==> inputs of build 42 <==
// rv32i_core
module rv32i_core(clk,rst,imem_data,dmem_rdata,  
                  imem_addr,dmem_addr,dmem_wdata,dmem_we,dmem_size  
                  );
    input         clk,rst;
    input  [31:0] imem_data;
    input  [31:0] dmem_rdata;
    output [31:0] imem_addr;
    output [31:0] dmem_addr;
    output [31:0] dmem_wdata;
    output        dmem_we;
    output [1:0]  dmem_size;
    wire        StallF,StallD,StallE,StallM,FlushD,FlushE,FlushW;
    wire [1:0]  ForwardAE,ForwardBE;
    wire        PCSrcE;
    wire [31:0] instrD,PCD,PCPlus4D;
    wire        RegWriteE,MemWriteE,JumpE,BranchE,ALUSrcE;
    wire [1:0]  ResultSrcE, MemSizeE;
    wire [3:0]  ALUCtrlE;
    wire [4:0]  Rs1E,Rs2E,RdE;
    wire [31:0] RD1E,RD2E,PCE,ExtImmE,PCPlus4E;
    wire        RegWriteM,MemWriteM,IsPerM;
    wire [1:0]  ResultSrcM, MemSizeM;
    wire [4:0]  RdM;
    wire [31:0] ALUResultM,WriteDataM,PCPlus4M,PCTargetE;
    wire        RegWriteW;
    wire [1:0]  ResultSrcW;
    wire [4:0]  RdW;
    wire [31:0] ALUResultW,ReadDataW,PCPlus4W;
    wire [31:0] ResultW;
    hazard_unit Hazard_Unit (
                             .Rs1D(instrD[19:15]),
                             .Rs2D(instrD[24:20]),
                             .Rs1E(Rs1E),
                             .Rs2E(Rs2E),
                             .RdE(RdE),
                             .PCSrcE(PCSrcE),
  ...
make LEC_CHECK=0 CAP_MARGIN=0 CORE_MARGIN=3 CORE_UTILIZATION=58 GPL_TIMING_DRIVEN=1 MAX_ROUTING_LAYER=met5 MIN_ROUTING_LAYER=met1 PLACE_DENSITY_LB_ADDON=0.06 SETUP_SLACK_MARGIN=-0.33 SLEW_MARGIN=20 finish   # period 4.36 ns
run.sh (not shown) runs the stock make flow with config.mk's settings and CLKGATE_MAP_FILE=.
==> inputs of build 69, as changes to build 42 <==
CAP_MARGIN = 20   (was 0)
CORE_MARGIN = 2   (was 3)
CORE_UTILIZATION = 72   (was 58)
CTS_CLUSTER_SIZE = 25   (was unset)
GPL_TIMING_DRIVEN = unset   (was 1)
MAX_ROUTING_LAYER = unset   (was met5)
MIN_ROUTING_LAYER = unset   (was met1)
PLACE_DENSITY_LB_ADDON = unset   (was 0.06)
SETUP_SLACK_MARGIN = 0.88   (was -0.33)
==> flow/constraint.sdc (replaced) <==
create_clock -name core_clock -period 6.17 [get_ports {clk}]
set_input_delay 1.2340 -clock core_clock [delete_from_list [all_inputs] [get_ports {clk}]]
set_output_delay 1.2340 -clock core_clock [all_outputs]
set_load 0.01 [all_outputs]
==> inputs of build 3, as changes to build 42 <==
CAP_MARGIN = 20   (was 0)
CORE_MARGIN = 2   (was 3)
CORE_UTILIZATION = 72   (was 58)
CTS_CLUSTER_SIZE = 37   (was unset)
GPL_TIMING_DRIVEN = unset   (was 1)
HOLD_SLACK_MARGIN = 0.29   (was unset)
MAX_ROUTING_LAYER = unset   (was met5)
MIN_ROUTING_LAYER = unset   (was met1)
PLACE_DENSITY = 0.64   (was unset)
PLACE_DENSITY_LB_ADDON = unset   (was 0.06)
SETUP_SLACK_MARGIN = 1.23   (was -0.33)
==> flow/constraint.sdc (replaced) <==
create_clock -name core_clock -period 4.56 [get_ports {clk}]
set_input_delay 0.9120 -clock core_clock [delete_from_list [all_inputs] [get_ports {clk}]]
set_output_delay 0.9120 -clock core_clock [all_outputs]
set_load 0.01 [all_outputs]
==> comparison <==
- Build 42 produced a layout that fails on setup timing. Build 69 died in global routing. Build 3 did not get past clock tree synthesis, error DPL-0033.
- Between build 69 and build 42, the lower die area is in build 69 (gap 20%, measured against build 42).
- Synthesized cell count is the same in build 42 and build 69.
- In synthesized area, build 3 and build 69 do not differ.
==> figures <==
| item | build 3 | build 42 | build 69 |
|---|---|---|---|
| TritonCTS Buffers | - | 162 | 159 |
| Core region area | 107100 um^2 | 132100 um^2 | 107100 um^2 |
| Standard-cell row count | 120 | 133 | 120 |
| Cell chosen for the clock root | - | sky130_fd_sc_hd__clkbuf_16 | sky130_fd_sc_hd__clkbuf_16 |
| Cell count after placement | 7572 | 7946 | 6987 |
| CTS Buffer Depth | - | 3 | 3 |
| Post-CTS resize count | - | 71 | 364 |
| # clock sinks | - | 1541 | 1541 |
| Half-perimeter wire length after detailed placement | 223000 um | 186100 um | 201100 um |
| Cts-stage hold buffer count | - | 0 | 0 |
| Floorplan die height | 332.3 um | 371.8 um | 332.3 um |
| Outcome | stopped before the end | complete, but fails checks | stopped before the end |
| Stage where the flow stopped | clock tree synthesis | - | global routing |
| Layout check failures | - | setup timing | - |
| Worst slack at placement | -2.557 ns | -1.909 ns | -0.7689 ns |
| DIE WIDTH | 332.3 um | 371.8 um | 332.3 um |
| Post-CTS setup buffers | - | 12 | 76 |

==> run a <==
rv32i_core again, from the RTL that the note above started with.
export LEC_CHECK = 0
export ABC_AREA = 1
export CAP_MARGIN = 35
export CELL_PAD_IN_SITES_DETAIL_PLACEMENT = 2
export CORE_MARGIN = 2
export CORE_UTILIZATION = 71
export CTS_CLUSTER_DIAMETER = 183
export CTS_CLUSTER_SIZE = 56
export GPL_ROUTABILITY_DRIVEN = 0
export GPL_TIMING_DRIVEN = 0
export MIN_ROUTING_LAYER = met2
export SLEW_MARGIN = 5
create_clock -name core_clock -period 12.3 [get_ports {clk}]
==> inputs of run b, as changes to run a <==
- ABC_AREA: 1 -> unset
- CAP_MARGIN: 35 -> 5
- CELL_PAD_IN_SITES_DETAIL_PLACEMENT: 2 -> unset
- CORE_UTILIZATION: 71 -> 66
- CTS_CLUSTER_DIAMETER: 183 -> unset
- CTS_CLUSTER_SIZE: 56 -> 35
- GPL_ROUTABILITY_DRIVEN: 0 -> unset
- GPL_TIMING_DRIVEN: 0 -> unset
- MIN_ROUTING_LAYER: met2 -> unset
- SLEW_MARGIN: 5 -> 30
==> flow/constraint.sdc (replaced) <==
create_clock -name core_clock -period 5.78 [get_ports {clk}]
set_input_delay 1.1560 -clock core_clock [delete_from_list [all_inputs] [get_ports {clk}]]
set_output_delay 1.1560 -clock core_clock [all_outputs]
set_load 0.01 [all_outputs]
==> inputs of run c, as changes to run a <==
- CAP_MARGIN: 35 -> 20
- CELL_PAD_IN_SITES_DETAIL_PLACEMENT: 2 -> 1
- CELL_PAD_IN_SITES_GLOBAL_PLACEMENT: unset -> 2
- CORE_MARGIN: 2 -> 7
- CORE_UTILIZATION: 71 -> 57
- CTS_CLUSTER_DIAMETER: 183 -> 61
- CTS_CLUSTER_SIZE: 56 -> unset
- GPL_ROUTABILITY_DRIVEN: 0 -> unset
- GPL_TIMING_DRIVEN: 0 -> 1
- HOLD_SLACK_MARGIN: unset -> 0.24
- MAX_ROUTING_LAYER: unset -> met5
- SETUP_SLACK_MARGIN: unset -> -0.16
- TNS_END_PERCENT: unset -> 60
==> flow/constraint.sdc (replaced) <==
create_clock -name core_clock -period 7.36 [get_ports {clk}]
set_input_delay 1.4720 -clock core_clock [delete_from_list [all_inputs] [get_ports {clk}]]
set_output_delay 1.4720 -clock core_clock [all_outputs]
set_load 0.01 [all_outputs]
==> comparison table <==
| quantity | run b | run a | run c |
|---|---|---|---|
| Result of the run | did not finish | did not finish | did not finish |
| Stage where the flow stopped | global routing (5_1_grt) | detailed placement (3_5_place_dp) | global placement without I/O (3_1_place_gp_skip_io) |
| Chip Footprint | 120000 um^2 | 114000 um^2 | 149000 um^2 |
| Floorplan core area | 116000 um^2 | 111000 um^2 | 137000 um^2 |
| Post-synthesis instance area | 77600 um^2 | 79000 um^2 | 79000 um^2 |
| Mean instance size in the synthesized netlist | 14.4 um^2 | 8.94 um^2 | 8.94 um^2 |
| Compound-gate portion of the synthesized area | 8.55% | 15.7% | 15.7% |
| Initial cell density of the core | 66.7% | 71.5% | 57.5% |
| Number of standard cells reported by yosys | 5397 | 8843 | 8843 |
| Adder and majority gate portion of the synthesized area | 2.16% | 2.12% | 2.12% |
| Top Ports | 165 | 165 | - |
| Synthesis area per yosys | 77600 um^2 | 79000 um^2 | 79000 um^2 |
| Xor-xnor portion of the synthesized cell area | 1.20% | 0.964% | 0.964% |
| Rows | 125 | 122 | 136 |
| Share of the synthesized area in the top cell type | 39.6% | 38.9% | 38.9% |
| Count of port buffers added during placement | 164 | 164 | - |

==> 08-03 <==
Starting RTL as in the previous note.
clock: 5.78 ns
lec_check: 0
cap_margin: 35
core_margin: 2
core_utilization: 66
cts_cluster_size: 21
slew_margin: 30
==> 05-15 (differences from 08-03) <==
--- a/flow/config.mk
+++ b/flow/config.mk
@@ -7,6 +7,7 @@
 export LEC_CHECK = 0
-export CAP_MARGIN = 35
-export CORE_MARGIN = 2
-export CORE_UTILIZATION = 66
-export CTS_CLUSTER_SIZE = 21
-export SLEW_MARGIN = 30
+export CAP_MARGIN = 20
+export CORE_MARGIN = 10
+export CORE_UTILIZATION = 40
+export MAX_ROUTING_LAYER = met4
+export PLACE_DENSITY_LB_ADDON = 0.29
+export SLEW_MARGIN = 20
==> flow/constraint.sdc (replaced) <==
create_clock -name core_clock -period 8.5 [get_ports {clk}]
set_input_delay 1.7000 -clock core_clock [delete_from_list [all_inputs] [get_ports {clk}]]
set_output_delay 1.7000 -clock core_clock [all_outputs]
set_load 0.01 [all_outputs]
==> impl_metrics.yaml <==
# flow metrics
status:
  status: "did not finish"
  stop_stage: "global routing"
  error: "[ERROR GRT-0232] Routing congestion too high. Check the congestion heatmap in the GUI."
logic_synthesis:
  edf_count: 1024
clocking:
  cts_made_buffers: 160
  cts_resized: 291
  post_cts_buffers: 48
die:
  die_w_um: 346.9
  coreArea_um2: 116400
  dieArea_um2: 120300
  die_y_um: 346.9
  num_rows: 125
grt:
  use_met2_pct: 93.55
  gr-usage-met3_pct: 74.68
  use_met1_pct: 83.27
  grtUsageTotal_pct: 83.03
  grt.overflow.total: 103
place:
  gp_congestion: 1.076
  placed_cell_area_um2: 85440
  dp_hpwl_um: 190400
(the above is from 08-03)
==> impl_metrics.yaml <==
# yosys + openroad results
die:
  dieArea_um2: 212000
  coreArea_um2: 192800
  die_y_um: 460.4
  die_w_um: 460.4
  num_rows: 161
grt:
  gr-usage-met3_pct: 6.255
  grtUsageTotal_pct: 26.07
  grt.overflow.total: 0
  use_met1_pct: 32.03
  use_met2_pct: 38.86
clocking:
  post_cts_buffers: 0
  cts_made_buffers: 171
place:
  gp_congestion: 1.019
  placed_cell_area_um2: 83090
  dp_hpwl_um: 179100
logic_synthesis:
  edf_count: 1024
status:
  status: "finished clean"
setup_path:
  cp_slowest_cell: "nor4b_2"
(the above is from 05-15)

==> v3: inputs <==
rv32i_core again, from the RTL that the note above started with.
==> flow/config.mk <==
export PLATFORM = sky130hd
export DESIGN_NAME = rv32i_core
export DESIGN_NICKNAME = rv32i_core
export VERILOG_FILES = /design/flow/design.v
export SDC_FILE = /design/flow/constraint.sdc
export NUM_CORES = 4
export LEC_CHECK = 0
export ABC_AREA = 1
export CAP_MARGIN = 10
export CELL_PAD_IN_SITES_GLOBAL_PLACEMENT = 2
export CORE_MARGIN = 10
export CORE_UTILIZATION = 24
export CTS_CLUSTER_DIAMETER = 207
export GPL_TIMING_DRIVEN = 0
export MAX_ROUTING_LAYER = met4
export MIN_ROUTING_LAYER = met2
export SETUP_SLACK_MARGIN = -0.16
export SLEW_MARGIN = 5
export TNS_END_PERCENT = 60
==> flow/constraint.sdc <==
create_clock -name core_clock -period 13.9 [get_ports {clk}]
set_input_delay 2.7800 -clock core_clock [delete_from_list [all_inputs] [get_ports {clk}]]
set_output_delay 2.7800 -clock core_clock [all_outputs]
set_load 0.01 [all_outputs]
==> v39: changes against v3 <==
==> flow/config.mk (replaced) <==
export PLATFORM = sky130hd
export DESIGN_NAME = rv32i_core
export DESIGN_NICKNAME = rv32i_core
export VERILOG_FILES = /design/flow/design.v
export SDC_FILE = /design/flow/constraint.sdc
export NUM_CORES = 4
export LEC_CHECK = 0
export CAP_MARGIN = 20
export CORE_MARGIN = 2
export CORE_UTILIZATION = 66
export CTS_CLUSTER_SIZE = 41
export SETUP_SLACK_MARGIN = 1.43
export SLEW_MARGIN = 20
==> flow/constraint.sdc (replaced) <==
create_clock -name core_clock -period 5.71 [get_ports {clk}]
set_input_delay 1.1420 -clock core_clock [delete_from_list [all_inputs] [get_ports {clk}]]
set_output_delay 1.1420 -clock core_clock [all_outputs]
set_load 0.01 [all_outputs]
==> v21: changes against v3 <==
==> flow/config.mk (replaced) <==
export PLATFORM = sky130hd
export DESIGN_NAME = rv32i_core
export DESIGN_NICKNAME = rv32i_core
export VERILOG_FILES = /design/flow/design.v
export SDC_FILE = /design/flow/constraint.sdc
export NUM_CORES = 4
export LEC_CHECK = 0
export CAP_MARGIN = 20
export CORE_MARGIN = 2
export CORE_UTILIZATION = 40
export SLEW_MARGIN = 20
==> flow/constraint.sdc (replaced) <==
create_clock -name core_clock -period 7.86 [get_ports {clk}]
set_input_delay 1.5720 -clock core_clock [delete_from_list [all_inputs] [get_ports {clk}]]
set_output_delay 1.5720 -clock core_clock [all_outputs]
set_load 0.01 [all_outputs]
==> v30: changes against v3 <==
==> flow/config.mk (replaced) <==
export PLATFORM = sky130hd
export DESIGN_NAME = rv32i_core
export DESIGN_NICKNAME = rv32i_core
export VERILOG_FILES = /design/flow/design.v
export SDC_FILE = /design/flow/constraint.sdc
export NUM_CORES = 4
export LEC_CHECK = 0
export CAP_MARGIN = 20
export CORE_MARGIN = 2
export CORE_UTILIZATION = 68
export SETUP_SLACK_MARGIN = -0.27
export SLEW_MARGIN = 20
==> flow/constraint.sdc (replaced) <==
create_clock -name core_clock -period 4.96 [get_ports {clk}]
set_input_delay 0.9920 -clock core_clock [delete_from_list [all_inputs] [get_ports {clk}]]
set_output_delay 0.9920 -clock core_clock [all_outputs]
set_load 0.01 [all_outputs]
==> results <==
- v39 died in global routing (5_1_grt). v21 finished with timing, DRC and antenna clean. v3 never finished: it broke off in global routing (5_1_grt), error GRT-0116. v30 failed in global routing (5_1_grt), error GRT-0232.
- Area after synthesis: v30 is smaller than v3 (1.8%).
- The die size of v3 is 2.9 times that of v39.
- In v3 the synthesized cell count is higher than in v21, by about 64%.
